==> inputs of garnet <==
==> flow/design.v (excerpt) <==
module blockRunner(
    input wire CLK,              
    input wire RST_BTN,          
    output wire VGA_HS_O,        
    output wire VGA_VS_O,        
    output reg [3:0] VGA_R,      
    output reg [3:0] VGA_G,      
    output reg [3:0] VGA_B,      
    output wire a, ba, c, d, e, f, g,
    output wire a1, ba1, c1, d1, e1, f1, g1,
    output wire a2, ba2, c2, d2, e2, f2, g2,
    output wire a3, ba3, c3, d3, e3, f3, g3,
    input SW0,
    input KEY0,
    input KEY1,
    input KEY2,
    input KEY3
    );
    wire rst = ~RST_BTN;     
    reg [15:0] cnt;
    reg pix_stb;
    always @(posedge CLK)
        if (RST_BTN == 1'b0)
            {pix_stb, cnt} <= 17'd0;
        else
            {pix_stb, cnt} <= cnt + 16'h8000;   
    wire [9:0] x;   
    wire [8:0] y;   
    vga640x480 display (
        .i_clk(CLK),
        .i_pix_stb(pix_stb),
        .i_rst(rst),
        .o_hs(VGA_HS_O),
        .o_vs(VGA_VS_O),
        .o_x(x),
        .o_y(y)
    );
   	wire backDrop, sun, moon, cloud, cloud2, cloud3;
   	assign backDrop = ((x > 0) & (y > 300) & (x < 640) & (y < 477)) ? 1 : 0;
	assign sun = ((x > 475) & (y > 50) & (x < 550) & (y < 125)) ? 1 : 0;
	assign moon = ((x > 475) & (y > 50) & (x < 550) & (y < 125)) ? 1 : 0;
	assign cloud = ((x > cloud1X) & (x < cloud1Width + cloud1X) & (y > 75) & (y < 125)) ? 1 : 0;
	assign cloud2 = ((x > cloud2X) & (x < cloud2Width + cloud2X) & (y > 100) & (y < 150)) ? 1 : 0;
	assign cloud3 = ((x > cloud3X) & (x < cloud3Width + cloud3X) & (y > 85) & (y < 135)) ? 1 : 0;
	assign star = ((x > 20) & (x < 25) & (y > 50) & (y < 55)) ? 1 : 0;
	assign star1 = ((x > 70) & (x < 75) & (y > 125) & (y < 130)) ? 1 : 0;
	assign star2 = ((x > 100) & (x < 105) & (y > 30) & (y < 35)) ? 1 : 0;
	assign star3 = ((x > 150) & (x < 155) & (y > 65) & (y < 70)) ? 1 : 0;
	assign star4 = ((x > 200) & (x < 205) & (y > 20) & (y < 25)) ? 1 : 0;
  ...
make LEC_CHECK=0 ABC_AREA=1 CAP_MARGIN=40 CORE_MARGIN=2 CORE_UTILIZATION=72 CTS_CLUSTER_SIZE=16 PLACE_DENSITY_LB_ADDON=0.29 SETUP_SLACK_MARGIN=-0.27 SLEW_MARGIN=20 finish   # period 4.64 ns
run.sh (not shown) runs the stock make flow with config.mk's settings and CLKGATE_MAP_FILE=.
==> amber (differences from garnet) <==
--- a/flow/config.mk
+++ b/flow/config.mk
@@ -8,8 +8,8 @@
 export ABC_AREA = 1
-export CAP_MARGIN = 40
+export CAP_MARGIN = 10
 export CORE_MARGIN = 2
-export CORE_UTILIZATION = 72
-export CTS_CLUSTER_SIZE = 16
-export PLACE_DENSITY_LB_ADDON = 0.29
-export SETUP_SLACK_MARGIN = -0.27
+export CORE_UTILIZATION = 70
+export CTS_CLUSTER_SIZE = 75
+export HOLD_SLACK_MARGIN = -0.09
+export SETUP_SLACK_MARGIN = -0.26
 export SLEW_MARGIN = 20
==> flow/constraint.sdc (replaced) <==
create_clock -name core_clock -period 4.62 [get_ports {CLK}]
set_input_delay 0.9240 -clock core_clock [delete_from_list [all_inputs] [get_ports {CLK}]]
set_output_delay 0.9240 -clock core_clock [all_outputs]
set_load 0.01 [all_outputs]
==> zinc (differences from garnet) <==
==> flow/config.mk (replaced) <==
export PLATFORM = sky130hd
export DESIGN_NAME = blockRunner
export DESIGN_NICKNAME = blockRunner
export VERILOG_FILES = /design/flow/design.v
export SDC_FILE = /design/flow/constraint.sdc
export NUM_CORES = 4
export LEC_CHECK = 0
export CAP_MARGIN = 20
export CORE_MARGIN = 2
export CORE_UTILIZATION = 17
export SLEW_MARGIN = 20
==> flow/constraint.sdc (replaced) <==
create_clock -name core_clock -period 8.31 [get_ports {CLK}]
set_input_delay 1.6620 -clock core_clock [delete_from_list [all_inputs] [get_ports {CLK}]]
set_output_delay 1.6620 -clock core_clock [all_outputs]
set_load 0.01 [all_outputs]
==> summary of the runs <==
garnet stopped in global routing (5_1_grt) with GRT-0232. amber finished but fails on negative setup slack. zinc passed the timing, design-rule and antenna checks. In zinc the cell count is larger than in amber, by about 17%. Between zinc and amber, the lower via count is in zinc (gap 18%, measured against amber). In amber the hold slack is better than in zinc, by 18 ps. Against zinc, the critical path depth of amber is higher by 11. Between zinc and amber, the lower clock power is in zinc (gap 38%, measured against amber). Area after synthesis: zinc is smaller than amber (about 2%). In amber the sequential power is larger than in zinc, by about 70%. Of zinc and amber, amber has the higher utilization (gap 62 points). First-iteration DRC count: amber is larger than zinc (120%). In sequential cell count, amber and zinc do not differ.
==> figures <==
	garnet	amber	zinc
Maximum ir drop on the vdd rail	-	0.0005936 V	0.0001883 V
Crit path max-delay cell type	-	sky130_fd_sc_hd__edfxtp_1	sky130_fd_sc_hd__a2111oi_0
Routed Wire Length	-	78.72 mm	70.20 mm
TritonRoute pass-1 iters	-	6	5
Ratio of total power to cell area	-	627.4 nW/um2	324.1 nW/um2
R2R cell count	-	21	14
Placed cell areas	28410 um2	28210 um2	28200 um2
Clock tree from TritonCTS	-	yes	yes
Die height	193.6 um	196.3 um	390.2 um
P_int	-	10.28 mW	5.546 mW
Number of antenna diodes	-	0	1
Total Power	-	18.85 mW	9.617 mW
Slew margin rel.	-	29.65%	31.51%
Status	did not finish	finished with violations	no timing/DRC/antenna violations
Stage where the flow stopped	global routing (5_1_grt)	-	-
Violated checks	-	negative setup slack	-
Hpwl dp	62.16 mm	55.39 mm	53.58 mm
Switching portion of total power	-	45.46%	42.33%
Post-route standard cell area excluding fillers	-	30050 um2	29670 um2
Combinational power	-	10.3 mW	4.52 mW
Biggest power consumer among the groups	-	combinational cells	combinational cells
Cell area after synthesis	25890 um2	25890 um2	25360 um2
Worst setup skew after layout	-	23.47 ps	31.33 ps
No activity file was given, so power comes from the tool's default toggle rates.
